==> design/flow/design.v <==
`timescale 1ns / 1ps
module mmd5(
  input clk,
  input reset,
  input [63:0]guess,
  input [6:0]itr,
  input [4:0] r,
  input [31:0] k,
  output cracked,
  output [127:0] digest
);
wire [0:127] passwd_hash = 128'hE8CD0953ABDFDE433DFEC7FAA70DF7F6;
reg [0:127] md5_guess;
assign cracked = (md5_guess==passwd_hash);
assign digest = md5_guess;
reg [31:0]a; 
reg [31:0]b; 
reg [31:0]c; 
reg [31:0]d; 
reg [6:0] nextitr;
reg [31:0]f;
reg [31:0]g;
wire [31:0]w[1:0];
assign w[0]={
  guess[39:32],
  guess[47:40],
  guess[55:48],
  guess[63:56]
};
assign w[1]={
  guess[7:0],
  guess[15:8],
  guess[23:16],
  guess[31:24]
};
function [31:0]leftrotate;
  input [31:0]x;
  input [4:0] c;
  begin
    leftrotate=((x) << (c)) | ((x) >> (32 - (c)));
  end
endfunction
integer j;
always @(posedge clk ) begin
  if(~reset)begin
  md5_guess<=0;
  nextitr <= 1;
  a<=32'h67452301;
  b<=32'hefcdab89;
  c<=32'h98badcfe;
  d<=32'h10325476;
  end
  else if(itr==nextitr)begin
    if(itr<=67)nextitr<=itr+1;
    else nextitr<=0;
    if(itr==0)begin
      a<=32'h67452301;
      b<=32'hefcdab89;
      c<=32'h98badcfe;
      d<=32'h10325476;
    end
    else if(itr>0 && itr<65)begin
      if(itr<=16)begin
        f = (b & c) | ((~b) & d);
        g = itr-1;
      end
      else if(itr<=32)begin
        f = (d & b) | ((~d) & c);
        g = (5*(itr-1)+1 ) & 32'd15;
      end
      else if(itr<=48)begin
        f = b ^ c ^ d;
        g = (3*(itr-1) +5) & 32'd15;
      end
      else if(itr<=64)begin
        f = c ^ (b | (~d));
        g = (7*(itr-1)) & 32'd15;
      end
      d <= c;
      c <= b;
      b <= b + leftrotate((a + f + k + ((g<=1)? w[g]:((g==2)? 128 : ((g==14)? 32'd64:0)))), r); 
      a <= d;
    end 
    if( itr == 65 )begin
      a<= 32'h67452301 + a;
      b<= 32'hefcdab89 + b;
      c<= 32'h98badcfe + c;
      d<= 32'h10325476 + d;
    end 
    if( itr == 66 )begin
      for( j = 0 ; j < 4 ; j = j+1 )begin
        md5_guess[8*(j+0)+:8]<=a[8*j+:8];
        md5_guess[8*(j+4)+:8]<=b[8*j+:8];
        md5_guess[8*(j+8)+:8]<=c[8*j+:8];
        md5_guess[8*(j+12)+:8]<=d[8*j+:8];
      end
    end 
  end
end
endmodule
module md5_crack(
  input          clk,
  input          reset_n,
  input          in_valid,
  output         in_ready,
  input  [63:0]  guess,
  output         out_valid,
  output [127:0] digest,
  output         cracked
);
reg  [6:0]  itr;
reg         busy;
reg  [63:0] guess_q;
wire [5:0]  ridx = (itr>0 && itr<65)? itr-1:63;
function [31:0] kconst;
  input [5:0] i;
  begin
    case (i)
      6'd0: kconst = 32'hd76aa478;
      6'd1: kconst = 32'he8c7b756;
      6'd2: kconst = 32'h242070db;
      6'd3: kconst = 32'hc1bdceee;
      6'd4: kconst = 32'hf57c0faf;
      6'd5: kconst = 32'h4787c62a;
      6'd6: kconst = 32'ha8304613;
      6'd7: kconst = 32'hfd469501;
      6'd8: kconst = 32'h698098d8;
      6'd9: kconst = 32'h8b44f7af;
      6'd10: kconst = 32'hffff5bb1;
      6'd11: kconst = 32'h895cd7be;
      6'd12: kconst = 32'h6b901122;
      6'd13: kconst = 32'hfd987193;
      6'd14: kconst = 32'ha679438e;
      6'd15: kconst = 32'h49b40821;
      6'd16: kconst = 32'hf61e2562;
      6'd17: kconst = 32'hc040b340;
      6'd18: kconst = 32'h265e5a51;
      6'd19: kconst = 32'he9b6c7aa;
      6'd20: kconst = 32'hd62f105d;
      6'd21: kconst = 32'h02441453;
      6'd22: kconst = 32'hd8a1e681;
      6'd23: kconst = 32'he7d3fbc8;
      6'd24: kconst = 32'h21e1cde6;
      6'd25: kconst = 32'hc33707d6;
      6'd26: kconst = 32'hf4d50d87;
      6'd27: kconst = 32'h455a14ed;
      6'd28: kconst = 32'ha9e3e905;
      6'd29: kconst = 32'hfcefa3f8;
      6'd30: kconst = 32'h676f02d9;
      6'd31: kconst = 32'h8d2a4c8a;
      6'd32: kconst = 32'hfffa3942;
      6'd33: kconst = 32'h8771f681;
      6'd34: kconst = 32'h6d9d6122;
      6'd35: kconst = 32'hfde5380c;
      6'd36: kconst = 32'ha4beea44;
      6'd37: kconst = 32'h4bdecfa9;
      6'd38: kconst = 32'hf6bb4b60;
      6'd39: kconst = 32'hbebfbc70;
      6'd40: kconst = 32'h289b7ec6;
      6'd41: kconst = 32'heaa127fa;
      6'd42: kconst = 32'hd4ef3085;
      6'd43: kconst = 32'h04881d05;
      6'd44: kconst = 32'hd9d4d039;
      6'd45: kconst = 32'he6db99e5;
      6'd46: kconst = 32'h1fa27cf8;
      6'd47: kconst = 32'hc4ac5665;
      6'd48: kconst = 32'hf4292244;
      6'd49: kconst = 32'h432aff97;
      6'd50: kconst = 32'hab9423a7;
      6'd51: kconst = 32'hfc93a039;
      6'd52: kconst = 32'h655b59c3;
      6'd53: kconst = 32'h8f0ccc92;
      6'd54: kconst = 32'hffeff47d;
      6'd55: kconst = 32'h85845dd1;
      6'd56: kconst = 32'h6fa87e4f;
      6'd57: kconst = 32'hfe2ce6e0;
      6'd58: kconst = 32'ha3014314;
      6'd59: kconst = 32'h4e0811a1;
      6'd60: kconst = 32'hf7537e82;
      6'd61: kconst = 32'hbd3af235;
      6'd62: kconst = 32'h2ad7d2bb;
      6'd63: kconst = 32'heb86d391;
      default: kconst = 32'h0;
    endcase
  end
endfunction
function [4:0] rconst;
  input [5:0] i;
  begin
    case (i)
      6'd0: rconst = 5'd7;
      6'd1: rconst = 5'd12;
      6'd2: rconst = 5'd17;
      6'd3: rconst = 5'd22;
      6'd4: rconst = 5'd7;
      6'd5: rconst = 5'd12;
      6'd6: rconst = 5'd17;
      6'd7: rconst = 5'd22;
      6'd8: rconst = 5'd7;
      6'd9: rconst = 5'd12;
      6'd10: rconst = 5'd17;
      6'd11: rconst = 5'd22;
      6'd12: rconst = 5'd7;
      6'd13: rconst = 5'd12;
      6'd14: rconst = 5'd17;
      6'd15: rconst = 5'd22;
      6'd16: rconst = 5'd5;
      6'd17: rconst = 5'd9;
      6'd18: rconst = 5'd14;
      6'd19: rconst = 5'd20;
      6'd20: rconst = 5'd5;
      6'd21: rconst = 5'd9;
      6'd22: rconst = 5'd14;
      6'd23: rconst = 5'd20;
      6'd24: rconst = 5'd5;
      6'd25: rconst = 5'd9;
      6'd26: rconst = 5'd14;
      6'd27: rconst = 5'd20;
      6'd28: rconst = 5'd5;
      6'd29: rconst = 5'd9;
      6'd30: rconst = 5'd14;
      6'd31: rconst = 5'd20;
      6'd32: rconst = 5'd4;
      6'd33: rconst = 5'd11;
      6'd34: rconst = 5'd16;
      6'd35: rconst = 5'd23;
      6'd36: rconst = 5'd4;
      6'd37: rconst = 5'd11;
      6'd38: rconst = 5'd16;
      6'd39: rconst = 5'd23;
      6'd40: rconst = 5'd4;
      6'd41: rconst = 5'd11;
      6'd42: rconst = 5'd16;
      6'd43: rconst = 5'd23;
      6'd44: rconst = 5'd4;
      6'd45: rconst = 5'd11;
      6'd46: rconst = 5'd16;
      6'd47: rconst = 5'd23;
      6'd48: rconst = 5'd6;
      6'd49: rconst = 5'd10;
      6'd50: rconst = 5'd15;
      6'd51: rconst = 5'd21;
      6'd52: rconst = 5'd6;
      6'd53: rconst = 5'd10;
      6'd54: rconst = 5'd15;
      6'd55: rconst = 5'd21;
      6'd56: rconst = 5'd6;
      6'd57: rconst = 5'd10;
      6'd58: rconst = 5'd15;
      6'd59: rconst = 5'd21;
      6'd60: rconst = 5'd6;
      6'd61: rconst = 5'd10;
      6'd62: rconst = 5'd15;
      6'd63: rconst = 5'd21;
      default: rconst = 5'd0;
    endcase
  end
endfunction
wire [4:0]  rchoose = rconst(ridx);
wire [31:0] kchoose = kconst(ridx);
assign in_ready  = ~busy | (itr==68);
assign out_valid = busy & (itr==67);
always @(posedge clk) begin
  if (~reset_n) begin
    busy <= 0;
    itr  <= 68;
  end
  else if (in_valid && in_ready) begin
    busy    <= 1;
    itr     <= 0;
    guess_q <= guess;
  end
  else if (busy) begin
    if (itr==68) busy <= 0;
    else itr <= itr+1;
  end
end
mmd5 cracker(
  .clk(clk),
  .reset(reset_n),
  .guess(guess_q),
  .itr(itr),
  .r(rchoose),
  .k(kchoose),
  .cracked(cracked),
  .digest(digest)
);
endmodule
==> design/flow/run.sh <==
#!/bin/bash
# the make line also repeats each setting of config.mk as NAME=value (left out here)
make -C /OpenROAD-flow-scripts/flow DESIGN_CONFIG=/design/flow/config.mk WORK_HOME=/design/flow/orfs CLKGATE_MAP_FILE= finish
==> design/flow/config.mk <==
export PLATFORM = sky130hd
export DESIGN_NAME = md5_crack
export DESIGN_NICKNAME = md5_crack
export VERILOG_FILES = /design/flow/design.v
export SDC_FILE = /design/flow/constraint.sdc
export NUM_CORES = 4
export LEC_CHECK = 0
export CAP_MARGIN = 20
export CORE_MARGIN = 2
export CORE_UTILIZATION = 65
export HOLD_SLACK_MARGIN = -0.08
export MAX_ROUTING_LAYER = met4
export SLEW_MARGIN = 20
==> design/flow/constraint.sdc <==
create_clock -name core_clock -period 5.49 [get_ports {clk}]
set_input_delay 1.0980 -clock core_clock [delete_from_list [all_inputs] [get_ports {clk}]]
set_output_delay 1.0980 -clock core_clock [all_outputs]
set_load 0.01 [all_outputs]
==> run summary, run 1 <==
Observations from the implementation run.

Logic synthesis:
- The run gives the most instantiated flip-flop cell in the synthesis netlist as sky130_fd_sc_hd__dfxtp_1.
- The cell-mix breakdown from Yosys lists the adder-cell area share as 0.0851.
- The run puts the xor and xnor area share after synthesis at 0.0441.
- The run puts the flop and latch count out of synthesis at approximately 400.
- The run gives the number of warnings issued by yosys as 2.
- For reference, the top cells by count after synthesis are 603 x sky130_fd_sc_hd__nand2_1, 414 x sky130_fd_sc_hd__a21oi_1, 360 x sky130_fd_sc_hd__nor2_1, 339 x sky130_fd_sc_hd__o21ai_0, 330 x sky130_fd_sc_hd__clkbuf_1.
- Post-synthesis, Yosys gives the total cell area as 32800 um2.
- In the Yosys report the total cell count is 4341.
- The run puts the count of library flops with an enable pin at about 130.
- The run puts the fraction of registers with async set or reset after synthesis at 0.
- The cell area that synthesis handed to floorplanning was between 30000 and 40000 um2.
- The run puts the simple-gate area share of the yosys netlist at 0.182.
- The run gives the count of mapped cells out of synthesis as about 4.3k.
- The run gives the share of synthesized area spent on multiplexers as 0.0455.
- The run gives the mean area per synthesized cell as about 7.6 um2.
- The run puts the area share of the largest cell type after synthesis at 0.165.
- The run puts the distinct cell type count after synthesis at 89.
- The run gives the compound-cell area share of the yosys netlist as 0.291.
- The run gives the sequential share of the synthesized area as 0.282.
- The run gives the cell accounting for the most synthesized area as sky130_fd_sc_hd__dfxtp_1.
- The run puts the net count entering floorplan at 4591.
- In the post-synthesis netlist, the biggest area contributors are sky130_fd_sc_hd__dfxtp_1 17%, sky130_fd_sc_hd__edfxtp_1 12%, sky130_fd_sc_hd__nand2_1 6.9%.
- For this run the top cell type by instance count after synthesis was sky130_fd_sc_hd__nand2_1.
- The run gives the biggest combinational cell group after synthesis as AND-OR/OR-AND gates.

CTS:
- Per the CTS log, the root buffer master is sky130_fd_sc_hd__clkbuf_16.
- For this design, the CTS-stage hold fixing added 0 buffers.
- In this run the deepest clock path goes through 3 buffers.
- The run puts the H-tree depth at 2.
- The run puts the number of clock buffers inserted by TritonCTS at between 40 and 50.
- The run puts the number of sinks on the clock net at 399.

Run status:
- The tool reported: "[ERROR GRT-0232] Routing congestion too high. Check the congestion heatmap in the GUI".
- The flow stopped in global routing.
- The run stopped with a tool error.

Place:
- The run gives the final HPWL from detailed placement as between 100 and 150 mm.
- The buffer_ports step reported a buffer count of between 150 and 200.
- The run puts the global placement routability congestion at about 1.3.
- The post-placement cell area is roughly 42000 um2.

Floorplan:
- The run puts the core area at roughly 50000 um2.
- Per the OpenROAD floorplan log, the area of the die is roughly 52000 um2.
- The run puts the horizontal die size at approximately 230 um.
- The run gives the number of rows created at floorplan as just over 80.
- 198 I/O pins were placed.
- In this run the vertical extent of the chip is between 200 and 250 um.
- At the floorplan stage, the core utilization is reported as 0.657.

GRT:
- The run gives the global-route congestion overflow total as 88.
- The run puts the total routing resource utilization after global routing at 0.800.
## layer usage
layer | overflow | track usage
met3 | 4 | 0.646
met1 | 0 | 0.812
met5 | - | -
met4 | 39 | 0.731
met2 | 45 | 0.934
## through the flow
step	worst slack, ns	hold WS (ns)	cells	util
floorplan	-3.72	0.445	4341	-
global placement	-3.51	0.451	5831	0.850
detailed placement	-3.92	0.457	5831	0.850
CTS	-3.68	0.467	5967	0.905
## repair_timing
action | in CTS
buffers inserted | 59
resized | 177
endpoints found under the setup margin | 32
pin swaps | 125
gates cloned | 0
==> run 2, diff against run 1 <==
CORE_UTILIZATION = 72   (was 65)
CTS_CLUSTER_DIAMETER = 28   (was default)
CTS_CLUSTER_SIZE = 40   (was default)
HOLD_SLACK_MARGIN = default   (was -0.08)
MAX_ROUTING_LAYER = default   (was met4)
PLACE_DENSITY_LB_ADDON = 0.26   (was default)
SETUP_SLACK_MARGIN = 1.6   (was default)
TNS_END_PERCENT = 5   (was default)
clock period = 10.4 ns   (was 5.49 ns; I/O delays follow)
==> run 2 against run 1 <==
Synthesized area is the same. The flow again stops in global routing. Synthesized cell count did not move. Die size decreased by 9.6%.
==> run summary, run 2 <==
Observations from the implementation run.

CTS:
- The run gives the clock tree buffer depth as 3 (unchanged).
- The run gives the number of sinks on the clock net as 399 (unchanged).
- The run gives the number of hold buffers added after cts as 0 (unchanged).
- The run puts the number of clock buffers inserted by TritonCTS at 84 (+95%).
- The run gives the H-tree depth as 3 (+1).
- The cell sitting at the root of the clock tree is a sky130_fd_sc_hd__clkbuf_16.

Logic synthesis:
- The share of synthesized area spent on multiplexers came to 0.0455 (unchanged).
- The run gives the most frequent cell after synthesis as sky130_fd_sc_hd__nand2_1.
- The distinct cell type count after synthesis came to 89 (unchanged).
- The run puts the yosys cell count at 4341 (unchanged).
- The run puts the fraction of registers with async set or reset after synthesis at 0 (unchanged).
- The main area contributors are sky130_fd_sc_hd__dfxtp_1 17%, sky130_fd_sc_hd__edfxtp_1 12%, sky130_fd_sc_hd__nand2_1 6.9%.
- The run gives the cell accounting for the most synthesized area as sky130_fd_sc_hd__dfxtp_1.
- The run gives the number of warnings issued by yosys as 2 (unchanged).
- The run puts the flop and latch count out of synthesis at 399 (unchanged).
- The run gives the most instantiated flip-flop cell in the synthesis netlist as sky130_fd_sc_hd__dfxtp_1.
- The net count entering floorplan is 4591 (unchanged).
- The simple-gate area share of the yosys netlist was 0.182 (unchanged).
- For reference, the top logic cell family by area is AND-OR/OR-AND gates.
- The mean area per synthesized cell was 7.56 um2 (unchanged).
- The area reported by Yosys stat was 32800 um2 (unchanged).
- After synthesis, the most frequently instantiated cells are 603 x sky130_fd_sc_hd__nand2_1, 414 x sky130_fd_sc_hd__a21oi_1, 360 x sky130_fd_sc_hd__nor2_1, 339 x sky130_fd_sc_hd__o21ai_0, 330 x sky130_fd_sc_hd__clkbuf_1.
- The run puts the arithmetic-cell share of the synthesized area counting full adders, half adders and majority gates at 0.0851 (unchanged).
- The compound-cell area share of the yosys netlist came to 0.291 (unchanged).
- The run puts the xor and xnor area share after synthesis at 0.0441 (unchanged).
- The area share of the largest cell type after synthesis was 0.165 (unchanged).
- The run puts the cell area after technology mapping at 32800 um2 (unchanged).
- The run puts the count of library flops with an enable pin at 128 (unchanged).
- The run gives the count of mapped cells out of synthesis as 4341 (unchanged).
- The sequential share of the synthesized area came to 0.282 (unchanged).

Run status:
- The flow stopped in global routing.
- The run stopped with a tool error.

Place:
- The run puts the final HPWL from detailed placement at 92.6 mm (-17%).
- The run gives the count of port buffers added during placement as 197 (unchanged).
- The run puts the global placement routability congestion at 1.17 (-7.0%).
- The run puts the pre-CTS setup slack at 0.257 ns (+4.18 ns).
- The run gives the cell area after placement as 35600 um2 (-16%).

Floorplan:
- The run gives the chip area as 47300 um2 (-9.6%).
- The run gives the floorplan core density as 0.726 (+0.0695).
- The floorplan die height came to 218 um (-4.9%).
- The run gives the horizontal die size as 218 um (-4.9%).
- The count of boundary I/O pins is 198 (unchanged).
- The run gives the number of rows created at floorplan as 78 (-4.9%).
- The run puts the core area at 45200 um2 (-9.6%).
-- run 2: timing repair --
action	CTS
setup endpoints to repair	31
pin swaps	67
resized	96
gates cloned	2
buffers inserted	43
-- run 2: metrics by stage --
stage / hold WS (ns) / cells
after floorplan: 0.445 / 4341
after global placement: 0.452 / 4889
after detailed placement: 0.456 / 4889
after CTS: 0.464 / 5091
==> run 3, diff against run 2 <==
CORE_UTILIZATION = 65   (was 72)
CTS_CLUSTER_DIAMETER = default   (was 28)
CTS_CLUSTER_SIZE = 43   (was 40)
MAX_ROUTING_LAYER = met4   (was default)
PLACE_DENSITY_LB_ADDON = default   (was 0.26)
SETUP_SLACK_MARGIN = default   (was 1.6)
clock period = 9.39 ns   (was 10.4 ns; I/O delays follow)
==> run 3 against run 2 <==
The layout now fails its checks (negative setup slack). Synthesized cell count unchanged. Die size up 11%. Synthesized area unchanged.
==> run summary, run 3 <==
Implementation run completed; key figures follow.

Floorplan:
- The run gives the floorplan die height as 229 um (+5.2%).
- The count of boundary I/O pins was 198 (unchanged).
- The run gives the chip area as 52300 um2 (+11%).
- The run gives the core area as 50000 um2 (+11%).
- The number of rows created at floorplan is 82 (+5.1%).
- The run puts the floorplan core density at 0.657 (-0.0695).
- The run puts the horizontal die size at 229 um (+5.2%).

Logic synthesis:
- The run gives the yosys cell count as 4341 (unchanged).
- The run gives the distinct cell type count after synthesis as 89 (unchanged).
- The run gives the biggest combinational cell group after synthesis as AND-OR/OR-AND gates.
- Per the synth stats, the flop cell with the highest instance count is sky130_fd_sc_hd__dfxtp_1.
- The run gives the number of warnings issued by yosys as 2 (unchanged).
- The run gives the area share of the largest cell type after synthesis as 0.165 (unchanged).
- The run gives the xor and xnor area share after synthesis as 0.0441 (unchanged).
- The run puts the cell area after technology mapping at 32800 um2 (unchanged).
- The run puts the fraction of registers with async set or reset after synthesis at 0 (unchanged).
- The count of mapped cells out of synthesis came to 4341 (unchanged).
- The run gives the simple-gate area share of the yosys netlist as 0.182 (unchanged).
- The run gives the count of library flops with an enable pin as 128 (unchanged).
- For this run the top cell type by instance count after synthesis was sky130_fd_sc_hd__nand2_1.
- The mean area per synthesized cell is 7.56 um2 (unchanged).
- The area reported by Yosys stat is 32800 um2 (unchanged).
- Ranked by instance count, the synthesized netlist is headed by 603 x sky130_fd_sc_hd__nand2_1, 414 x sky130_fd_sc_hd__a21oi_1, 360 x sky130_fd_sc_hd__nor2_1, 339 x sky130_fd_sc_hd__o21ai_0, 330 x sky130_fd_sc_hd__clkbuf_1.
- The run puts the compound-cell area share of the yosys netlist at 0.291 (unchanged).
- In the post-synthesis netlist, the biggest area contributors are sky130_fd_sc_hd__dfxtp_1 17%, sky130_fd_sc_hd__edfxtp_1 12%, sky130_fd_sc_hd__nand2_1 6.9%.
- Summed over all instances, the cell type with the most area after synthesis is sky130_fd_sc_hd__dfxtp_1.
- The run puts the share of synthesized area spent on multiplexers at 0.0455 (unchanged).
- The run gives the arithmetic-cell share of the synthesized area counting full adders, half adders and majority gates as 0.0851 (unchanged).
- The flop and latch count out of synthesis came to 399 (unchanged).
- The sequential share of the synthesized area is 0.282 (unchanged).
- The run gives the net count entering floorplan as 4591 (unchanged).

Detailed routing:
- The run puts the total routed wirelength at around 140 mm.
- The run puts the total number of vias at 38.2k.
- The run puts the DRC violation total after the first TritonRoute iteration at 7810.
- The run gives the detailed-route vias per instance as ~7.
- The run gives the residual DRC count as 0.
- The run puts the detail-routed net length per standard cell at 26.6 um.
- Before antenna repair, the detailed router went through 12 iterations.
- Once detail routing completed, the nets flagged for antenna violations numbered 0.

Power:
- Summed over all combinational cells, the power is about 13 mW.
- The power report puts the leakage power at around 16 nW.
- The worst-case IR drop observed on VDD is around 0.37 mV.
- The run puts the proportion of power drawn by combinational gates at 0.776.
- Power comes to roughly 16 mW.
- The run puts the switching share of total power at 0.474.
- In this run, power in the clock network comes to 1.75 mW.
- The run gives the sequential fraction of design power as 0.115.
- The run gives the power per standard cell area as about 400 nW/um2.
- The run puts the power attributed to sequential cells at between 1.5 and 2 mW.
- The run puts the internal portion of total power at about 8.4 mW.
- The run gives the biggest power consumer among the groups as combinational logic.
- The power report puts the net switching power at around 7.6 mW.
- The share of total power dissipated in the clock network is 0.109.

Place:
- The run gives the cell area after placement as 37800 um2 (+6.3%).
- The run puts the number of cells in the design after placement at 5247 (+7.3%).
- The run puts the count of port buffers added during placement at 197 (unchanged).
- The run puts the final HPWL from detailed placement at 99.8 mm (+7.8%).
- The run puts the global placement routability congestion at 1.13 (-4.0%).

Setup path:
- Per the post-run analysis, buffers plus inverters along the critical path come to 9.
- The kind of cell with the highest combined delay along the critical path is AND-OR/OR-AND gates.
- STA lists the startpoint of the worst register-to-register path as itr[0].
- The run gives the capture point of the worst path as cracker.b[31].
- The run gives the arrival time at the worst endpoint as around 10 ns.
- The run gives the instance count on the critical path as roughly 49.
- The run puts the reg-to-reg setup timing slack at -0.27 ns.
- The run gives the startpoint kind of the worst setup timing path as a flip-flop.
- Data on the critical path is required at its endpoint by approximately 10 ns.
- The run gives the path depth of the worst reg2reg path as around 49.
- The run gives the peak fanout along the critical path as 7.
- The run gives the class of the most critical setup path as flip-flop to flip-flop.
- The worst setup path is captured at a flip-flop.
- Looking at the critical path, the single cell with the biggest stage delay is sky130_fd_sc_hd__fa_1.
- The launch point of the critical path was reported as itr[0].
- The endpoint identified for the worst register-to-register timing path is cracker.b[31].
- The largest single stage delay on the critical path is between 0.5 and 0.6 ns.

Worst hold path:
- Looking at the hold checks, the worst path lands on cracker.md5_guess[106].
- The run gives the hold path startpoint as cracker.md5_guess[106].
- The run gives the number of stages on the worst hold path as 2.
- The run gives the type of the most critical hold path as flip-flop to flip-flop.

Run status:
- The flow ran to the end, but the layout failed its checks.
- The report lists the violated layout checks as negative setup slack.

CTS:
- The run gives the number of sinks on the clock net as 399 (unchanged).
- The number of clock buffers inserted by TritonCTS came to 42 (-50%).
- The root buffer cell chosen for the clock tree is sky130_fd_sc_hd__clkbuf_16.
- The run puts the clock tree buffer depth at 3 (unchanged).
- TritonCTS built the clock tree.
- On the reported timing paths, the clock transition at the registers reads 0.07 ns.
- The run gives the number of hold buffers added after cts as 0 (unchanged).
- The H-tree depth was 2 (-1).
- The run gives the clock latency of the later-clocked register in the worst-skew pair as 0.60 ns.

Final timing:
- Setup repair after global routing could not meet its margin everywhere.
- Looking at the max-slew report, the worst-margin pin has a slew of ~1.1 ns.
- The run puts the final tally of max-slew violations at 0.
- Endpoints with negative setup slack in the final report add up to 14.
- The run gives the final hold violation count as 0.
- The run gives the share of the cycle needed by the critical path after routing as 1.03.
- The max-slew check reports its worst relative slack as 0.286.
- The run gives the clock period minus final worst setup slack as between 9 and 10 ns.
- The run puts the clock skew at about 0.031 ns.
- The flow reports an fmax of between 100 and 150 MHz.
- The critical path in the final layout is reported with a setup slack of -0.274 ns.

Final layout:
- The flow measured a signed area growth from synthesis to layout of 22.8%.
- The run gives the cell area after layout as 40300 um2.
- The run puts the final cell count without fillers at around 5.4k.
- The run puts the number of nets in the finished design at approximately 4.9k.

GRT:
- The initial antenna violation count is 5.
- The run puts the total routing resource utilization after global routing at 0.529.
- The run puts the global-route wire length before repair at about 210 mm.
- The run gives the maximum number of pins on one net before global-route repair as 104.
- The number of global-route vias before repair came to between 30k and 40k.
- Summed over all layers, the global routing overflow is 0.

Flow run:
- The run puts the number of max-cap violations at 0.
- The run gives the OpenROAD warning count as 75.
==> run 3: metrics by stage <==
step	hold slack [ns]	setup WS, ns	util	TNS, ns
after global placement	0.451	-0.0145	0.757	-0.0237
after global routing	0.497	-0.605	0.807	-7.48
after detailed placement	0.461	-0.310	0.757	-1.89
after floorplan	0.445	0.0182	-	0
final	0.468	-0.274	0.807	-1.83
after CTS	0.469	-0.0579	0.789	-0.198
==> run 3: repair_timing <==
item | in CTS | in global routing
resized | 24 | 151
buffers inserted | 5 | 19
endpoints found under the setup margin | 16 | 26
pin swaps | 14 | 79
==> run 3: final cells by class <==
cell class	count	area [um2]
Clock buffer	60	1240
Clock inverter	17	174
Inverter	233	885
Antenna cell	7	17.5
Multi-Input combinational cell	3331	22400
Fill cell	3289	9640
Sequential cell	399	9270
Timing Repair Buffer	637	5510
Tap cell	672	841
==> run 3: per-layer routing <==
metal	wire, um	GRT usage	vias to the layer above
met5	0	-	-
met1	50800	0.672	17696
met3	24100	0.192	813
li1	-	-	16289
met4	10400	0.281	0
met2	57200	0.733	3437
==> run 4, diff against run 3 <==
CORE_UTILIZATION = 40   (was 65)
CTS_CLUSTER_SIZE = default   (was 43)
MAX_ROUTING_LAYER = default   (was met4)
SETUP_SLACK_MARGIN = -0.05   (was default)
TNS_END_PERCENT = default   (was 5)
clock period = 9.81 ns   (was 9.39 ns; I/O delays follow)
==> run 4 against run 3 <==
The run now finishes clean. Sequential share of layout area down 0.24 points. Global-route usage down 19 points. Routed wire length up 5.2%. Final cell count up 8.3%. Fmax up 1.4%. First-iteration DRC count down 40%. Power down 7.2%. Clock skew up 0.0078 ns. Sequential power down 4%. Critical path type unchanged. Critical endpoint unchanged.
==> run summary, run 4 <==
Implementation run completed; key figures follow.

Run status:
- The run finished with no timing, DRC or antenna violations.

Setup path:
- The timing report attributes the biggest portion of critical-path delay to AND-OR/OR-AND gates.
- OpenSTA lists the critical path endpoint as cracker.b[31].
- The peak fanout along the critical path was 19 (+12).
- The run puts the critical path buffer and inverter count at 7 (-2).
- The run gives the slowest library cell on the worst path as sky130_fd_sc_hd__or4_1.
- The run gives the startpoint kind of the worst setup timing path as a flip-flop.
- The run gives the origin of the critical flop-to-flop path as itr[0].
- The reg-to-reg setup timing slack came to 0.28 ns (+0.55 ns).
- The path depth of the worst reg2reg path is 39 (-20%).
- The instance count on the critical path is 39 (-20%).
- The critical path in this run is classified as flip-flop to flip-flop.
- The run gives the most prevalent standard cell on the critical path as sky130_fd_sc_hd__buf_4.
- The run gives the arrival time at the worst endpoint as 10.02 ns (-0.13 ns).
- OpenSTA lists the critical path startpoint as itr[0].
- The worst path required time is 10.30 ns (+0.42 ns).
- The worst setup path is captured at a flip-flop.
- In this run the critical register-to-register path is captured at cracker.b[31].
- The run gives the biggest cell delay along the critical path as 0.55 ns (about the same).

Power:
- The run gives the switching share of total power as 0.472 (-0.00195).
- The run gives the power attributed to sequential cells as 1.77 mW (-4%).
- The run gives the clock network fraction of total power as 0.118 (+0.009).
- The internal portion of total power is 7.86 mW (-6.9%).
- The overall power came to 14.9 mW (-7.2%).
- The worst supply voltage drop on vdd is 0.251 mV (-33%).
- The run puts the reported combinational group power at 11.4 mW (-9%).
- The run gives the power per standard cell area as 366 nW/um2 (-8.2%).
- The run puts the net load switching power at 7.04 mW (-7.6%).
- The run puts the clock distribution power at 1.76 mW (about the same).
- The proportion of power drawn by combinational gates is 0.763 (-0.013).
- The leakage power summed over all cells was 15.7 nW (+1.1%).
- The run gives the biggest power consumer among the groups as combinational logic.
- The run gives the sequential fraction of design power as 0.119 (+0.004).

Detailed routing:
- The detail-routed net length per standard cell came to 25.8 um (-2.9%).
- The run gives the iteration count of the initial detailed-routing pass as 6 (-6).
- The run gives the total number of vias as 35.9k (-6.0%).
- The run gives the DRC violation total after the first TritonRoute iteration as 4701 (-40%).
- The run puts the total routed wirelength at 150 mm (+5.2%).
- The run gives the detailed-route vias per instance as 6.20 (-13%).
- The residual DRC count was 0 (unchanged).
- The run puts the number of antenna-violating nets in the routed design at 0 (unchanged).

Final timing:
- The run gives the final setup TNS as 0 ns (+1.83 ns).
- The share of the cycle needed by the critical path after routing came to 0.971 (-0.0578).
- The relative slew slack was 0.184 (-0.102).
- The run puts the maximum achievable frequency at 105 MHz (+1.4%).
- The run gives the slew at the pin closest to its max-slew limit as 1.21 ns (+0.142 ns).
- The run gives the final worst hold slack as 0.467 ns (-0.00119 ns).
- The run gives the final tally of max-slew violations as 0 (unchanged).
- The run puts the final count of negative-setup-slack endpoints at 0 (-14).
- The final hold violation count was 0 (unchanged).
- The run gives the clock period minus final worst setup slack as 9.53 ns (-0.135 ns).
- The run puts the clock skew at 0.0387 ns (+0.00775 ns).

Logic synthesis:
- The run puts the net count entering floorplan at 4591 (unchanged).
- The run gives the count of library flops with an enable pin as 128 (unchanged).
- The run puts the sequential share of the synthesized area at 0.282 (unchanged).
- The fraction of registers with async set or reset after synthesis came to 0 (unchanged).
- The compound-cell area share of the yosys netlist came to 0.291 (unchanged).
- The run gives the area share of the largest cell type after synthesis as 0.165 (unchanged).
- Looking at area per cell type in the netlist, the leader is sky130_fd_sc_hd__dfxtp_1.
- The run puts the xor and xnor area share after synthesis at 0.0441 (unchanged).
- The run puts the simple-gate area share of the yosys netlist at 0.182 (unchanged).
- The distinct cell type count after synthesis came to 89 (unchanged).
- The run gives the biggest combinational cell group after synthesis as AND-OR/OR-AND gates.
- The run gives the number of warnings issued by yosys as 2 (unchanged).
- Sorting the synthesis cell report by count puts at the top sky130_fd_sc_hd__nand2_1.
- The run gives the share of synthesized area spent on multiplexers as 0.0455 (unchanged).
- The area reported by Yosys stat was 32800 um2 (unchanged).
- By count the netlist is led by 603 x sky130_fd_sc_hd__nand2_1, 414 x sky130_fd_sc_hd__a21oi_1, 360 x sky130_fd_sc_hd__nor2_1, 339 x sky130_fd_sc_hd__o21ai_0, 330 x sky130_fd_sc_hd__clkbuf_1.
- The yosys cell count was 4341 (unchanged).
- The run gives the arithmetic-cell share of the synthesized area counting full adders, half adders and majority gates as 0.0851 (unchanged).
- The run gives the count of mapped cells out of synthesis as 4341 (unchanged).
- The run puts the mean area per synthesized cell at 7.56 um2 (unchanged).
- The run gives the flop and latch count out of synthesis as 399 (unchanged).
- Per the synth stats, the flop cell with the highest instance count is sky130_fd_sc_hd__dfxtp_1.
- The run puts the cell area after technology mapping at 32800 um2 (unchanged).
- The synthesis report lists the most area-consuming cells as sky130_fd_sc_hd__dfxtp_1 17%, sky130_fd_sc_hd__edfxtp_1 12%, sky130_fd_sc_hd__nand2_1 6.9%.

Final layout:
- The share of the core filled with cells in the final layout is 0.499 (-0.308).
- The run puts the total area of multi-input combinational cells at 22000 um2 (-1.8%).
- The run puts the number of nets in the finished design at 4941 (+0.96%).
- The fill cell instance count of the final layout was 8074 (+150%).
- The run gives the cell area after layout as 40700 um2 (+1.1%).
- The run gives the layout-stage area growth over the synthesis result as 24.1%.
- The run gives the area occupied by registers as 9270 um2 (about the same).

GRT:
- The run puts the number of global-route vias before repair at 33.2k (-4.5%).
- The run puts the maximum number of pins on one net before global-route repair at 168 (+62%).
- The run puts the global-route wire length before repair at 221 mm (+5.6%).
- The run puts the total routing resource utilization after global routing at 0.341 (-0.188).
- The run puts the global-route congestion overflow total at 0 (unchanged).
- The run puts the initial antenna violation count at 3 (-2).

CTS:
- The clock latency of the later-clocked register in the worst-skew pair came to 0.63 ns (+0.03 ns).
- Looking at the clock tree report, the root buffer type is sky130_fd_sc_hd__clkbuf_16.
- The clock tree buffer depth was 3 (unchanged).
- The run gives the clock tree from TritonCTS as built.
- The run gives the number of hold buffers added after cts as 0 (unchanged).
- The run puts the number of sinks on the clock net at 399 (unchanged).
- The run puts the number of clock buffers inserted by TritonCTS at 45 (+7.1%).
- The clock edge transition at the registers on the reported setup and hold paths was 0.06 ns (about the same).
- The H-tree depth came to 2 (unchanged).

Place:
- The global placement routability congestion came to 0.989 (-12%).
- The cell area after placement was 38700 um2 (+2.2%).
- The final HPWL from detailed placement was 112 mm (+12%).
- The run gives the count of port buffers added during placement as 197 (unchanged).

Floorplan:
- The run puts the number of rows created at floorplan at 105 (+28%).
- The run gives the horizontal die size as 290 um (+27%).
- The chip area came to 84400 um2 (+61%).
- The floorplan core density came to 0.402 (-0.255).
- The run gives the floorplan die height as 290 um (+27%).
- The run puts the core area at 81700 um2 (+64%).
- The count of boundary I/O pins is 198 (unchanged).

Worst hold path:
- The run gives the hold path endpoint as cracker.nextitr[5].
- The worst hold path begins at cracker.nextitr[5].
- The run puts the number of stages on the worst hold path at 2 (unchanged).
- The min-delay analysis places its worst path in the category flip-flop to flip-flop.

Flow run:
- The number of max-cap violations was 0 (unchanged).
- The run puts the OpenROAD warning count at 70 (-6.7%).
## run 4: per-layer routing
metal | routed length [um] | global-route usage
met5 | 0 | 0
met4 | 6890 | 0.143
met3 | 16200 | 0.0732
met2 | 60900 | 0.488
met1 | 65800 | 0.494
## run 4: per-stage QoR
stage / cells / worst slack, ns
after floorplan: 4341 / -0.0485
after global placement: 5706 / 0.126
after detailed placement: 5706 / -0.0721
after CTS: 5790 / -0.0362
after global routing: 5798 / -0.154
final: 5799 / 0.281
## run 4: what timing repair did
item,CTS,global route
pin swaps,1,38
gates cloned,0,0
setup buffers,0,8
setup endpoints to repair,2,24
hold endpoints to repair,0,0
gates resized,3,110
## run 4: layout make-up
cell class / instances / area share
diodes: 1 / 0.0000614
clock buffers: 65 / 0.0319
clock inverters: 19 / 0.00479
inverters: 233 / 0.0216
multi-input cells: 3331 / 0.539
flip-flops and latches: 399 / 0.228
well taps: 1070 / 0.0329
repair buffers: 681 / 0.142
==> run 5, diff against run 4 <==
CAP_MARGIN = 30   (was 20)
CORE_UTILIZATION = 50   (was 40)
GPL_TIMING_DRIVEN = 0   (was default)
HOLD_SLACK_MARGIN = 0.15   (was default)
PLACE_DENSITY_LB_ADDON = 0.15   (was default)
SETUP_SLACK_MARGIN = -0.44   (was -0.05)
SLEW_MARGIN = 5   (was 20)
clock period = 10.0 ns   (was 9.81 ns; I/O delays follow)
==> run 5 against run 4 <==
The layout now fails its checks (negative setup slack). Largest cell class unchanged. Fmax decreased by 13%. Global-route usage increased by 19 points. Worst setup slack got worse by 1.2 ns. First-iteration DRC count increased by 68%. Final cell count decreased by 2.9%.
==> run summary, run 5 <==
Implementation run completed; key figures follow.

Detailed routing:
- The run gives the detail-routed net length per standard cell as 33.6 um (+30%).
- The run gives the iteration count of the initial detailed-routing pass as 13 (+7).
- The DRC violation total after the first TritonRoute iteration came to 7887 (+68%).
- The residual DRC count was 0 (unchanged).
- The detailed-route vias per instance was 7.27 (+17%).
- The run puts the total routed wirelength at 189 mm (+26%).
- The run puts the number of antenna-violating nets in the routed design at 0 (unchanged).
- The run gives the total number of vias as 40.9k (+14%).

CTS:
- The run puts the clock tree buffer depth at 3 (unchanged).
- The run gives the clock latency of the later-clocked register in the worst-skew pair as 0.63 ns (about the same).
- TritonCTS built the clock tree.
- The run gives the number of hold buffers added after cts as 0 (unchanged).
- The run puts the H-tree depth at 2 (unchanged).
- The run gives the number of sinks on the clock net as 399 (unchanged).
- CTS placed an instance of sky130_fd_sc_hd__clkbuf_16 at the clock tree root.
- The clock edge transition at the registers on the reported setup and hold paths is 0.06 ns (about the same).
- The run puts the number of clock buffers inserted by TritonCTS at 46 (+2.2%).

Worst hold path:
- Note that the worst hold path type here is flip-flop to flip-flop.
- The number of stages on the worst hold path came to 2 (unchanged).
- Per the hold report, the tightest min-delay path originates at cracker.md5_guess[85].
- For hold timing, the worst endpoint is cracker.md5_guess[85].

Setup path:
- The run gives the capture point of the worst path as cracker.b[31].
- The run gives the destination of the worst register-to-register timing path as cracker.b[31].
- The worst path required time came to 10.46 ns (+0.16 ns).
- STA classifies the critical path startpoint as a flip-flop.
- The critical path buffer and inverter count is 8 (+1).
- STA classifies the critical path endpoint as a flip-flop.
- The run gives the origin of the critical flop-to-flop path as itr[0].
- On the critical path, the stage with the largest delay is an instance of sky130_fd_sc_hd__fa_1.
- On the critical path the largest part of the delay comes from AND-OR/OR-AND gates.
- The critical path starts at itr[0].
- The path depth of the worst reg2reg path is 48 (+23%).
- The run gives the biggest cell delay along the critical path as 0.56 ns (about the same).
- The run puts the reg-to-reg setup timing slack at -0.92 ns (-1.20 ns).
- The setup path with the least slack is of type flip-flop to flip-flop.
- The arrival time at the worst endpoint came to 11.38 ns (+1.36 ns).
- The peak fanout along the critical path came to 11 (-8).
- The run gives the instance count on the critical path as 48 (+23%).
- The run gives the most prevalent standard cell on the critical path as sky130_fd_sc_hd__o21ai_4.

Floorplan:
- The horizontal die size is 260 um (-10%).
- The run gives the number of rows created at floorplan as 93 (-11%).
- The run puts the floorplan core density at 0.507 (+0.106).
- The run gives the chip area as 67700 um2 (-20%).
- The run puts the floorplan die height at 260 um (-10%).
- The count of boundary I/O pins came to 198 (unchanged).
- The run puts the core area at 64700 um2 (-21%).

GRT:
- The run gives the met2 demand-to-capacity share in global routing as 0.699 (+0.211).
- The run puts the initial antenna violation count at 11 (+8).
- The layer flagged by global routing as most heavily used is met2.
- The run puts the global-route met3 utilization at 0.280 (+0.207).
- The total routing resource utilization after global routing was 0.530 (+0.188).
- The run gives the global-route wire length before repair as 258 mm (+17%).
- The global-route congestion overflow total came to 0 (unchanged).
- The run puts the maximum number of pins on one net before global-route repair at 45 (-73%).
- The run gives the met1 capacity usage during global routing as 0.667 (+0.173).
- The number of global-route vias before repair was 36.6k (+10%).

Final timing:
- The run puts the clock period minus final worst setup slack at 10.92 ns (+1.39 ns).
- The run gives the setup slack after layout as -0.920 ns (-1.20 ns).
- The run gives the final count of negative-setup-slack endpoints as 23 (+23).
- The run puts the clock skew at 0.0566 ns (+0.0179 ns).
- The run puts the maximum achievable frequency at 91.6 MHz (-13%).
- The run puts the final hold violation count at 0 (unchanged).
- The share of the cycle needed by the critical path after routing is 1.09 (+0.121).
- The run puts the final tally of max-slew violations at 0 (unchanged).
- The run puts the slew at the pin closest to its max-slew limit at 1.26 ns (+0.0496 ns).
- The run gives the relative slew slack as 0.158 (-0.0261).
- Setup repair after global routing could not meet its margin everywhere.
- The run gives the final worst hold slack as 0.467 ns (+0.000284 ns).
- The run gives the final setup TNS as -9.42 ns (-9.42 ns).

Final layout:
- The run gives the layout-stage area growth over the synthesis result as 22.4%.
- The run puts the fill cell instance count of the final layout at 5629 (-30%).
- The run gives the final cell count without fillers as 5629 (-2.9%).
- The number of nets in the finished design came to 4970 (+0.59%).

Logic synthesis:
- The run gives the yosys cell count as 4341 (unchanged).
- The share of synthesized area spent on multiplexers came to 0.0455 (unchanged).
- The run gives the cell accounting for the most synthesized area as sky130_fd_sc_hd__dfxtp_1.
- The run puts the simple-gate area share of the yosys netlist at 0.182 (unchanged).
- By count the netlist is led by 603 x sky130_fd_sc_hd__nand2_1, 414 x sky130_fd_sc_hd__a21oi_1, 360 x sky130_fd_sc_hd__nor2_1, 339 x sky130_fd_sc_hd__o21ai_0, 330 x sky130_fd_sc_hd__clkbuf_1.
- For this run, the leading register cell type out of synthesis is sky130_fd_sc_hd__dfxtp_1.
- The run gives the cell area after technology mapping as 32800 um2 (unchanged).
- The run puts the compound-cell area share of the yosys netlist at 0.291 (unchanged).
- The run puts the distinct cell type count after synthesis at 89 (unchanged).
- The run gives the mean area per synthesized cell as 7.56 um2 (unchanged).
- The flop and latch count out of synthesis was 399 (unchanged).
- The count of mapped cells out of synthesis was 4341 (unchanged).
- The run gives the fraction of registers with async set or reset after synthesis as 0 (unchanged).
- The run gives the biggest combinational cell group after synthesis as AND-OR/OR-AND gates.
- The net count entering floorplan is 4591 (unchanged).
- Looking at the gate-level netlist, the highest instance count belongs to sky130_fd_sc_hd__nand2_1.
- The main area contributors are sky130_fd_sc_hd__dfxtp_1 17%, sky130_fd_sc_hd__edfxtp_1 12%, sky130_fd_sc_hd__nand2_1 6.9%.
- The sequential share of the synthesized area is 0.282 (unchanged).
- The run gives the area reported by Yosys stat as 32800 um2 (unchanged).
- The run puts the arithmetic-cell share of the synthesized area counting full adders, half adders and majority gates at 0.0851 (unchanged).
- The run puts the count of library flops with an enable pin at 128 (unchanged).
- The run puts the xor and xnor area share after synthesis at 0.0441 (unchanged).
- The run puts the area share of the largest cell type after synthesis at 0.165 (unchanged).
- The run puts the number of warnings issued by yosys at 2 (unchanged).

Power:
- The run puts the leakage power summed over all cells at 14.9 nW (-5.6%).
- Looking at the group totals, the largest power group turns out to be combinational logic.
- The run gives the clock network fraction of total power as 0.124 (+0.006).
- The run puts the internal portion of total power at 6.67 mW (-15%).
- The switching share of total power was 0.524 (+0.0520).
- The run puts the proportion of power drawn by combinational gates at 0.753 (-0.010).
- The run puts the power per standard cell area at 349 nW/um2 (-4.6%).
- The sequential fraction of design power is 0.123 (+0.004).
- The run puts the net load switching power at 7.35 mW (+4.5%).
- The run puts the worst supply voltage drop on vdd at 0.326 mV (+30%).
- The run gives the overall power as 14.0 mW (-5.9%).
- The run gives the power attributed to sequential cells as 1.72 mW (-3%).
- The clock distribution power was 1.74 mW (about the same).
- The run puts the reported combinational group power at 10.6 mW (-7%).

Place:
- The run gives the count of port buffers added during placement as 197 (unchanged).
- The run puts the pre-CTS setup slack at -4.92 ns (-4.85 ns).
- The number of cells in the design after placement came to 5434 (-4.8%).
- The global placement routability congestion was 1.12 (+13%).
- The run gives the final HPWL from detailed placement as 140 mm (+25%).

Run status:
- The run did not pass the layout checks because of negative setup slack.
- The flow ran to the end, but the layout failed its checks.

Flow run:
- The run puts the number of max-cap violations at 0 (unchanged).
- The run gives the OpenROAD warning count as 68 (-2.9%).
==> run 5: final cells by class <==
cell class / instances / area, um2 / share of cell area
multi-input cells: 3331 / 22400 / 0.558
flip-flops and latches: 399 / 9270 / 0.231
repair buffers: 343 / 3400 / 0.0845
plain buffers: 366 / 1570 / 0.0390
clock buffers: 64 / 1340 / 0.0334
well taps: 855 / 1070 / 0.0266
inverters: 233 / 886 / 0.0220
clock inverters: 22 / 173 / 0.00430
diodes: 16 / 40.0 / 0.000996
==> run 5: metal layers <==
metal / vias to the layer above / wire length (um)
met3: 1053 / 35100
met5: - / 92
met1: 19278 / 67300
li1: 16467 / -
met2: 4103 / 70700
met4: 10 / 15800
==> run 5: through the flow <==
step / utilization / instance area [um2]
floorplan: - / 32900
global placement: 0.555 / 35900
detailed placement: 0.563 / 36400
CTS: 0.606 / 39200
global route: 0.621 / 40200
finish: 0.621 / 40200
==> run 5: what timing repair did <==
| item | in CTS | in global routing |
|---|---|---|
| endpoints found under the setup margin | 32 | 24 |
| buffers inserted | 47 | 37 |
| cloned | 1 | 0 |
| gates resized | 232 | 108 |
| pin swaps | 46 | 63 |
==> run 6, diff against run 5 <==
ABC_AREA = 1   (was default)
CAP_MARGIN = 15   (was 30)
CORE_ASPECT_RATIO = 1.31   (was default)
CORE_UTILIZATION = 41   (was 50)
CTS_CLUSTER_SIZE = 18   (was default)
GPL_ROUTABILITY_DRIVEN = 0   (was default)
GPL_TIMING_DRIVEN = default   (was 0)
HOLD_SLACK_MARGIN = default   (was 0.15)
MAX_ROUTING_LAYER = met5   (was default)
PLACE_DENSITY_LB_ADDON = 0.1   (was 0.15)
SETUP_SLACK_MARGIN = default   (was -0.44)
SLEW_MARGIN = 15   (was 5)
TNS_END_PERCENT = 55   (was default)
==> run 6 against run 5 <==
The run now finishes clean. Sequential share of layout area up 1.9 points. Hold slack worse by 0.0042 ns. Global-route usage down 19 points. Clock power up 2%. Combinational power down 36%.
==> run summary, run 6 <==
Implementation run completed; key figures follow.

Final timing:
- The run puts the final worst hold slack at 0.463 ns (-0.00416 ns).
- The run gives the share of the cycle needed by the critical path after routing as 0.940 (-0.152).
- The run puts the final count of negative-setup-slack endpoints at 0 (-100%).
- The run gives the final hold violation count as 0 (unchanged).
- The run gives the setup slack after layout as 0.604 ns (+1.52 ns).
- The run gives the final tally of max-slew violations as 0 (unchanged).
- The run puts the slew at the pin closest to its max-slew limit at 1.15 ns (-0.115 ns).
- The run gives the clock period minus final worst setup slack as 9.40 ns (-1.52 ns).
- The run puts the relative slew slack at 0.234 (+0.0768).
- The run gives the final setup TNS as 0 ns (+9.42 ns).
- The run gives the maximum achievable frequency as 106 MHz (+16%).
- The clock skew was 0.0403 ns (-0.0163 ns).

Power:
- The run gives the net load switching power as 5.27 mW (-28%).
- The run puts the sequential fraction of design power at 0.168 (+0.045).
- The run gives the power per standard cell area as 277 nW/um2 (-20%).
- The internal portion of total power came to 5.03 mW (-25%).
- The run puts the reported combinational group power at 6.78 mW (-36%).
- The overall power came to 10.3 mW (-27%).
- Of all power groups, the one with the highest power is combinational logic.
- The worst supply voltage drop on vdd came to 0.172 mV (-47%).
- The run gives the proportion of power drawn by combinational gates as 0.659 (-0.094).
- The run gives the leakage power summed over all cells as 15.6 nW (+4.6%).
- The clock network fraction of total power was 0.173 (+0.049).
- The run gives the clock distribution power as 1.78 mW (+2%).
- The run puts the switching share of total power at 0.512 (-0.0126).
- The power attributed to sequential cells was 1.73 mW (about the same).

Setup path:
- Per the STA report, the cell with the highest stage delay on the worst path is sky130_fd_sc_hd__fa_1.
- The run gives the arrival time at the worst endpoint as 9.96 ns (-1.42 ns).
- Per the timing report, the most critical flop-to-flop path originates at itr[0].
- The run gives the startpoint kind of the worst setup timing path as a flip-flop.
- The reg-to-reg setup timing slack was 0.60 ns (+1.52 ns).
- The run puts the biggest cell delay along the critical path at 0.54 ns (-0.02 ns).
- The critical path buffer and inverter count was 10 (+2).
- The launch point of the critical path was reported as itr[0].
- Grouping stages by cell kind, the critical path spends the most delay in simple AND/OR/NAND/NOR gates.
- Looking at the reg2reg group, the worst path ends at cracker.b[23].
- The run puts the peak fanout along the critical path at 12 (+1).
- The worst path required time is 10.57 ns (+0.11 ns).
- In this run the worst setup path terminates at cracker.b[23].
- The critical path in this run is classified as flip-flop to flip-flop.
- The run puts the path depth of the worst reg2reg path at 64 (+33%).
- The run gives the most prevalent standard cell on the critical path as sky130_fd_sc_hd__nand2_1.
- STA classifies the critical path endpoint as a flip-flop.
- The instance count on the critical path was 64 (+33%).

Final layout:
- The cell area after layout was 37100 um2 (-7.7%).
- In this run the layout overhead on the synthesized area is reported as 16.1%.
- The run puts the final cell count without fillers at 5851 (+3.9%).
- The run gives the share of the core filled with cells in the final layout as 0.479 (-0.142).
- The number of nets in the finished design was 5050 (+1.6%).

Floorplan:
- The number of rows created at floorplan was 117 (+26%).
- The horizontal die size was 248 um (-4.7%).
- The run puts the chip area at 80200 um2 (+18%).
- The run gives the floorplan die height as 324 um (+24%).
- The count of boundary I/O pins is 198 (unchanged).
- The floorplan core density was 0.413 (-0.0946).
- The core area was 77400 um2 (+20%).

Place:
- The run gives the cell area after placement as 35100 um2 (-3.5%).
- The number of cells in the design after placement was 5755 (+5.9%).
- The run gives the final HPWL from detailed placement as 105 mm (-25%).
- The run puts the pre-CTS setup slack at 0.116 ns (+5.04 ns).
- The run gives the count of port buffers added during placement as 197 (unchanged).

Logic synthesis:
- The run puts the compound-cell area share of the yosys netlist at 0.253 (-0.0374).
- The run gives the cell accounting for the most synthesized area as sky130_fd_sc_hd__dfxtp_1.
- The fraction of registers with async set or reset after synthesis was 0 (unchanged).
- The run puts the number of warnings issued by yosys at 2 (unchanged).
- The cell area after technology mapping came to 32000 um2 (-2.6%).
- The run puts the net count entering floorplan at 4941 (+7.6%).
- The count of mapped cells out of synthesis was 4691 (+8.1%).
- The run gives the area share of the largest cell type after synthesis as 0.170 (+0.00446).
- The run gives the yosys cell count as 4691 (+8.1%).
- Yosys instantiated no cell more often than sky130_fd_sc_hd__nand2_1.
- The share of synthesized area spent on multiplexers was 0.00384 (-0.0417).
- For this run, the leading register cell type out of synthesis is sky130_fd_sc_hd__dfxtp_1.
- The commonest cells after synthesis are 934 x sky130_fd_sc_hd__nand2_1, 592 x sky130_fd_sc_hd__inv_1, 506 x sky130_fd_sc_hd__a21oi_1, 436 x sky130_fd_sc_hd__o21ai_0, 342 x sky130_fd_sc_hd__nor2_1.
- The run gives the area reported by Yosys stat as 32000 um2 (-2.6%).
- The sequential share of the synthesized area was 0.290 (+0.00762).
- The run gives the biggest combinational cell group after synthesis as AND-OR/OR-AND gates.
- The run gives the count of library flops with an enable pin as 128 (unchanged).
- The run gives the xor and xnor area share after synthesis as 0.0279 (-0.0162).
- The run gives the arithmetic-cell share of the synthesized area counting full adders, half adders and majority gates as 0.0874 (+0.00229).
- The mean area per synthesized cell came to 6.81 um2 (-9.9%).
- The run gives the distinct cell type count after synthesis as 75 (-16%).
- In the post-synthesis netlist, the biggest area contributors are sky130_fd_sc_hd__dfxtp_1 17%, sky130_fd_sc_hd__edfxtp_1 12%, sky130_fd_sc_hd__nand2_1 11%.
- The run puts the simple-gate area share of the yosys netlist at 0.227 (+0.0457).
- The run puts the flop and latch count out of synthesis at 399 (unchanged).

CTS:
- The run gives the number of sinks on the clock net as 399 (unchanged).
- The number of hold buffers added after cts came to 0 (unchanged).
- In this run the clock root is driven by a sky130_fd_sc_hd__clkbuf_16.
- The run puts the clock edge transition at the registers on the reported setup and hold paths at 0.07 ns (about the same).
- The run gives the number of clock buffers inserted by TritonCTS as 45 (-2.2%).
- The clock latency of the later-clocked register in the worst-skew pair came to 0.63 ns (about the same).
- The clock tree buffer depth was 3 (unchanged).
- The run gives the H-tree depth as 2 (unchanged).
- The run gives the clock tree from TritonCTS as built.

Flow run:
- The run puts the OpenROAD warning count at 70 (+2.9%).
- The number of max-cap violations was 0 (unchanged).

Detailed routing:
- The run gives the total routed wirelength as 138 mm (-27%).
- The run puts the detailed-route vias per instance at 5.89 (-19%).
- The run gives the total number of vias as 34.5k (-16%).
- The run puts the iteration count of the initial detailed-routing pass at 8 (-5).
- The run gives the detail-routed net length per standard cell as 23.6 um (-30%).
- The run puts the residual DRC count at 0 (unchanged).
- The run gives the number of antenna-violating nets in the routed design as 0 (unchanged).
- The DRC violation total after the first TritonRoute iteration was 3941 (-50%).

GRT:
- The global-route wire length before repair is 204 mm (-21%).
- The run puts the total routing resource utilization after global routing at 0.338 (-0.192).
- The number of global-route vias before repair is 32.4k (-12%).
- The run puts the global-route congestion overflow total at 0 (unchanged).
- The run puts the initial antenna violation count at 5 (-6).
- The run gives the maximum number of pins on one net before global-route repair as 249 (+450%).

Worst hold path:
- The endpoint of the worst hold path is reported as cracker.md5_guess[79].
- The run gives the number of stages on the worst hold path as 2 (unchanged).
- In this run the most critical hold path is launched from cracker.md5_guess[79].
- The most critical min-delay path falls under flip-flop to flip-flop.

Run status:
- The run finished with no timing, DRC or antenna violations.
==> run 6: final cells by class <==
cell class	count	area, um2
Inverter	629	2370
Tap cell	1011	1260
Clock inverter	22	253
Sequential cell	399	9270
Timing Repair Buffer	334	3120
Clock buffer	61	1300
Fill cell	8113	40300
Antenna cell	4	10.0
Multi-Input combinational cell	3391	19500
==> run 6: timing repair <==
action,CTS,global route
buffers inserted,0,8
gates resized,0,83
endpoints found under the setup margin,0,23
==> run 6: layer usage <==
layer  part of all wire  wire length (um)  global-route usage
met1               0.37             51700               0.400
met2               0.46             63300               0.554
met3              0.083             11400              0.0569
met4              0.083             11500               0.234
met5                  0                 0                   0
==> run 7, diff against run 6 <==
ABC_AREA = default   (was 1)
CAP_MARGIN = 20   (was 15)
CORE_ASPECT_RATIO = default   (was 1.31)
CORE_UTILIZATION = 72   (was 41)
CTS_CLUSTER_DIAMETER = 373   (was default)
CTS_CLUSTER_SIZE = 98   (was 18)
GPL_ROUTABILITY_DRIVEN = default   (was 0)
MAX_ROUTING_LAYER = default   (was met5)
PLACE_DENSITY = 0.4   (was default)
PLACE_DENSITY_LB_ADDON = default   (was 0.1)
SLEW_MARGIN = 20   (was 15)
TNS_END_PERCENT = default   (was 55)
clock period = 6.93 ns   (was 10.0 ns; I/O delays follow)
==> run 7 against run 6 <==
The flow now stops in clock tree synthesis. Die size is 41% lower. Synthesized area is 2.7% higher. Synthesized cell count is 7.5% lower.
==> run summary, run 7 <==
Observations from the implementation run.

Run status:
- The tool reported: "[ERROR DPL-0033] detailed placement checks failed during check placement".
- The run stopped with a tool error.
- The run gives the failing step as clock tree synthesis.

Logic synthesis:
- For this run the top cell type by instance count after synthesis was sky130_fd_sc_hd__nand2_1.
- The run gives the compound-cell area share of the yosys netlist as 0.291 (+0.0374).
- The run gives the mean area per synthesized cell as 7.56 um2 (+11%).
- The run gives the simple-gate area share of the yosys netlist as 0.182 (-0.0457).
- The run puts the area reported by Yosys stat at 32800 um2 (+2.7%).
- The run gives the count of mapped cells out of synthesis as 4341 (-7.5%).
- The count of library flops with an enable pin came to 128 (unchanged).
- The run gives the net count entering floorplan as 4591 (-7.1%).
- The share of synthesized area spent on multiplexers came to 0.0455 (+0.0417).
- The run gives the fraction of registers with async set or reset after synthesis as 0 (unchanged).
- The xor and xnor area share after synthesis was 0.0441 (+0.0162).
- By area the synthesized netlist is led by sky130_fd_sc_hd__dfxtp_1 17%, sky130_fd_sc_hd__edfxtp_1 12%, sky130_fd_sc_hd__nand2_1 6.9%.
- The number of warnings issued by yosys was 2 (unchanged).
- The run gives the distinct cell type count after synthesis as 89 (+19%).
- The yosys cell count is 4341 (-7.5%).
- The commonest cells after synthesis are 603 x sky130_fd_sc_hd__nand2_1, 414 x sky130_fd_sc_hd__a21oi_1, 360 x sky130_fd_sc_hd__nor2_1, 339 x sky130_fd_sc_hd__o21ai_0, 330 x sky130_fd_sc_hd__clkbuf_1.
- The run gives the flop and latch count out of synthesis as 399 (unchanged).
- The run puts the sequential share of the synthesized area at 0.282 (-0.00762).
- The cell area after technology mapping came to 32800 um2 (+2.7%).
- The run gives the biggest combinational cell group after synthesis as AND-OR/OR-AND gates.
- The run puts the arithmetic-cell share of the synthesized area counting full adders, half adders and majority gates at 0.0851 (-0.00229).
- The run gives the cell accounting for the most synthesized area as sky130_fd_sc_hd__dfxtp_1.
- The run puts the area share of the largest cell type after synthesis at 0.165 (-0.00446).
- The synthesis report names the predominant flop master as sky130_fd_sc_hd__dfxtp_1.

Place:
- The run puts the pre-CTS setup slack at -3.06 ns (-3.17 ns).
- Routability-driven placement finished with a final weighted congestion of roughly 1.2.
- The number of cells in the design after placement came to 5700 (-0.96%).
- The final HPWL from detailed placement came to 119 mm (+13%).
- The count of port buffers added during placement is 197 (unchanged).

Floorplan:
- The count of boundary I/O pins is 198 (unchanged).
- The floorplan core density came to 0.726 (+0.314).
- The chip area came to 47300 um2 (-41%).
- The run gives the core area as 45200 um2 (-42%).
- The run gives the number of rows created at floorplan as 78 (-33%).
- The run gives the horizontal die size as 218 um (-12%).
- The run puts the floorplan die height at 218 um (-33%).
==> run 7: metrics by stage <==
step	setup TNS [ns]	instance area (um2)
global placement	-54.42	41800
detailed placement	-75.88	41800
floorplan	-51.96	33200
==> run 8, diff against run 7 <==
CORE_UTILIZATION = 68   (was 72)
CTS_CLUSTER_DIAMETER = default   (was 373)
CTS_CLUSTER_SIZE = 40   (was 98)
PLACE_DENSITY = default   (was 0.4)
SETUP_SLACK_MARGIN = 1.6   (was default)
TNS_END_PERCENT = 5   (was default)
clock period = 10.4 ns   (was 6.93 ns; I/O delays follow)
==> run 8 against run 7 <==
Die size up 5.8%. Now clean on timing, DRC and antenna. Synthesized area unchanged. Synthesized cell count unchanged.
==> run summary, run 8 <==
Implementation run completed; key figures follow.

Logic synthesis:
- The run gives the area reported by Yosys stat as 32800 um2 (unchanged).
- After synthesis, the most frequently instantiated cells are 603 x sky130_fd_sc_hd__nand2_1, 414 x sky130_fd_sc_hd__a21oi_1, 360 x sky130_fd_sc_hd__nor2_1, 339 x sky130_fd_sc_hd__o21ai_0, 330 x sky130_fd_sc_hd__clkbuf_1.
- The xor and xnor area share after synthesis was 0.0441 (unchanged).
- Sorting the Yosys area breakdown by cell type puts at the top sky130_fd_sc_hd__dfxtp_1.
- In the post-synthesis netlist, the biggest area contributors are sky130_fd_sc_hd__dfxtp_1 17%, sky130_fd_sc_hd__edfxtp_1 12%, sky130_fd_sc_hd__nand2_1 6.9%.
- The net count entering floorplan came to 4591 (unchanged).
- The area share of the largest cell type after synthesis was 0.165 (unchanged).
- The run puts the compound-cell area share of the yosys netlist at 0.291 (unchanged).
- The number of warnings issued by yosys came to 2 (unchanged).
- The run puts the count of library flops with an enable pin at 128 (unchanged).
- The run puts the distinct cell type count after synthesis at 89 (unchanged).
- The sequential share of the synthesized area is 0.282 (unchanged).
- The run gives the count of mapped cells out of synthesis as 4341 (unchanged).
- The run gives the flop and latch count out of synthesis as 399 (unchanged).
- The mean area per synthesized cell was 7.56 um2 (unchanged).
- The run gives the most frequent cell after synthesis as sky130_fd_sc_hd__nand2_1.
- The run gives the yosys cell count as 4341 (unchanged).
- For this run, the leading register cell type out of synthesis is sky130_fd_sc_hd__dfxtp_1.
- The run puts the arithmetic-cell share of the synthesized area counting full adders, half adders and majority gates at 0.0851 (unchanged).
- The run gives the fraction of registers with async set or reset after synthesis as 0 (unchanged).
- Grouping non-sequential cells by family puts the most area in AND-OR/OR-AND gates.
- The run puts the share of synthesized area spent on multiplexers at 0.0455 (unchanged).
- The cell area after technology mapping is 32800 um2 (unchanged).
- The simple-gate area share of the yosys netlist was 0.182 (unchanged).

Detailed routing:
- The run gives the detail-routed net length per standard cell as roughly 29 um.
- For this run, the detailed router's first-pass iteration total came to 14.
- Wires add up to about 140 mm.
- Nets still carrying antenna violations after routing amount to 0.
- For this run, design rule violations remaining after detail routing come to 0.
- The routed layout has about 38k vias.
- Dividing the detail-routed via count by the number of cells gives 7.57.
- The run gives the DRC violation total after the first TritonRoute iteration as 8645.

Power:
- The run puts the net load switching power at between 6 and 7 mW.
- The run gives the worst supply voltage drop on vdd as about 0.24 mV.
- The run gives the biggest power consumer among the groups as combinational logic.
- In the power breakdown, the internal column shows about 6.3 mW.
- In this run, power in the clock network comes to 1.59 mW.
- The run gives the overall power as around 12 mW.
- The share of total power dissipated in sequential elements is 0.134.
- The run puts the proportion of power drawn by combinational gates at 0.738.
- The leakage component of the power was reported as between 10 and 15 nW.
- The run puts the power per standard cell area at 326 nW/um2.
- The run gives the reported combinational group power as 9.19 mW.
- Of the total power, the clock network draws 0.128.
- The script computed the net switching share of total power as 0.496.
- The run puts the power attributed to sequential cells at between 1.5 and 2 mW.

CTS:
- TritonCTS built the clock tree.
- Buffers inserted during clock tree synthesis total between 40 and 50.
- Per the skew report, the later register of the worst-skew pair sees a clock latency of 0.63 ns.
- The run puts the number of sinks on the clock net at around 400.
- Per the CTS log, the buffer count on the longest clock path is 3.
- The run puts the clock edge transition at the registers on the reported setup and hold paths at approximately 0.07 ns.
- The cell sitting at the root of the clock tree is a sky130_fd_sc_hd__clkbuf_16.
- The run puts the H-tree depth at 2.

Final timing:
- In the final report, the number of endpoints failing setup comes to 0.
- Setup repair after global routing could not meet its margin everywhere.
- The run gives the final tally of max-slew violations as 0.
- The run puts the clock skew at around 0.041 ns.
- Hold-check failures listed in the final report amount to 0.
- The run puts the share of the cycle needed by the critical path after routing at 0.952.
- The run gives the slew at the pin closest to its max-slew limit as ~1.2 ns.
- The run gives the relative slew slack as 0.163.
- In this build the clock could be raised as far as between 100 and 150 MHz.
- The run gives the final setup TNS as 0 ns.
- Final hold analysis gives a worst-case slack of about 0.47 ns.
- The run gives the clock period minus final worst setup slack as 9.90 ns.

Floorplan:
- The run puts the count of boundary I/O pins at 198 (unchanged).
- The run gives the horizontal die size as 224 um (+2.8%).
- The run gives the chip area as 50000 um2 (+5.8%).
- The run puts the floorplan die height at 224 um (+2.8%).
- The run puts the number of rows created at floorplan at 80 (+2.6%).
- The run gives the core area as 47600 um2 (+5.4%).
- The run puts the floorplan core density at 0.689 (-0.0375).

Worst hold path:
- The worst hold path terminates at cracker.md5_guess[84].
- The run gives the type of the most critical hold path as flip-flop to flip-flop.
- The run gives the number of stages on the worst hold path as 2.
- The run gives the hold path startpoint as cracker.md5_guess[84].

GRT:
- Overall routing resource usage recorded by global route was 0.552.
- The run gives the global-route congestion overflow total as 0.
- The run gives the global-route wire length before repair as around 210 mm.
- The number of global-route vias before repair is ~35k.
- Entering global routing, the biggest net connects ~110 pins.
- The run gives the initial antenna violation count as 6.

Place:
- The run gives the final HPWL from detailed placement as 95.9 mm (-19%).
- The run gives the global placement routability congestion as 1.19 (-3.0%).
- The run gives the count of port buffers added during placement as 197 (unchanged).

Setup path:
- The run puts the biggest cell delay along the critical path at around 0.56 ns.
- The run gives the cell type group with the largest total delay on the critical path as AND-OR/OR-AND gates.
- Among all stages on the critical path, the largest delay is contributed by sky130_fd_sc_hd__fa_1.
- The run gives the capture point of the worst path as cracker.b[30].
- The run gives the source of the critical timing path as itr[0].
- The run puts the path depth of the worst reg2reg path at ~46.
- At the worst endpoint, the required time is approximately 11 ns.
- The run gives the destination of the worst register-to-register timing path as cracker.b[30].
- The run puts the critical path buffer and inverter count at 6.
- In the setup report, the worst path falls into the class flip-flop to flip-flop.
- The run puts the arrival time at the worst endpoint at about 10 ns.
- The worst setup path is captured at a flip-flop.
- The run gives the instance count on the critical path as around 46.
- The run gives the reg-to-reg setup timing slack as roughly 0.5 ns.
- The run gives the startpoint kind of the worst setup timing path as a flip-flop.
- STA lists the maximum fanout along the critical path as 6.
- Per the timing report, the most critical flop-to-flop path originates at itr[0].

Flow run:
- The run gives the OpenROAD warning count as between 80 and 90.
- The run reported a max-capacitance violation count of 0.

Final layout:
- The run puts the number of nets in the finished design at 4660.
- The run puts the layout-stage area growth over the synthesis result at 16.4%.
- The post-route utilization of the core is recorded as 0.802.

Run status:
- The run finished with no timing, DRC or antenna violations.
-- run 8: area by class of cell --
type                       instances  area [um2]
antenna                            3        7.51
clock buffer                      61        1250
clock inverter                    18         165
fill                            3065        9430
inverter                         233         882
multi-input combinational       3331       22200
sequential                       399        9280
tap                              615         769
timing repair buffer             402        3630
-- run 8: routing by layer --
layer	vias to the layer above	track usage	share of wire
met2	3951	0.757	0.38
met4	12	0.381	0.097
met5	-	0.0225	0.0022
met3	1201	0.269	0.19
li1	15826	-	-
met1	17321	0.675	0.33
-- run 8: through the flow --
| stage | setup slack [ns] | cell area [um2] | instances |
|---|---|---|---|
| floorplan | 1.18 | 33200 | 4341 |
| global placement | 0.613 | 35800 | 4937 |
| detailed placement | 0.243 | 35800 | 4937 |
| CTS | 1.17 | 37800 | 5046 |
| global route | 0.151 | 38200 | 5059 |
| finish | 0.501 | 38200 | 5062 |
-- run 8: what timing repair did --
action | in CTS | in global routing
hold endpoints to repair | 0 | 0
pin swaps | 36 | 43
endpoints found under the setup margin | 29 | 28
gates cloned | 1 | 1
setup buffers | 29 | 12
resized | 72 | 60
hold buffers | 0 | 0
Power and IR drop assume default switching activity.
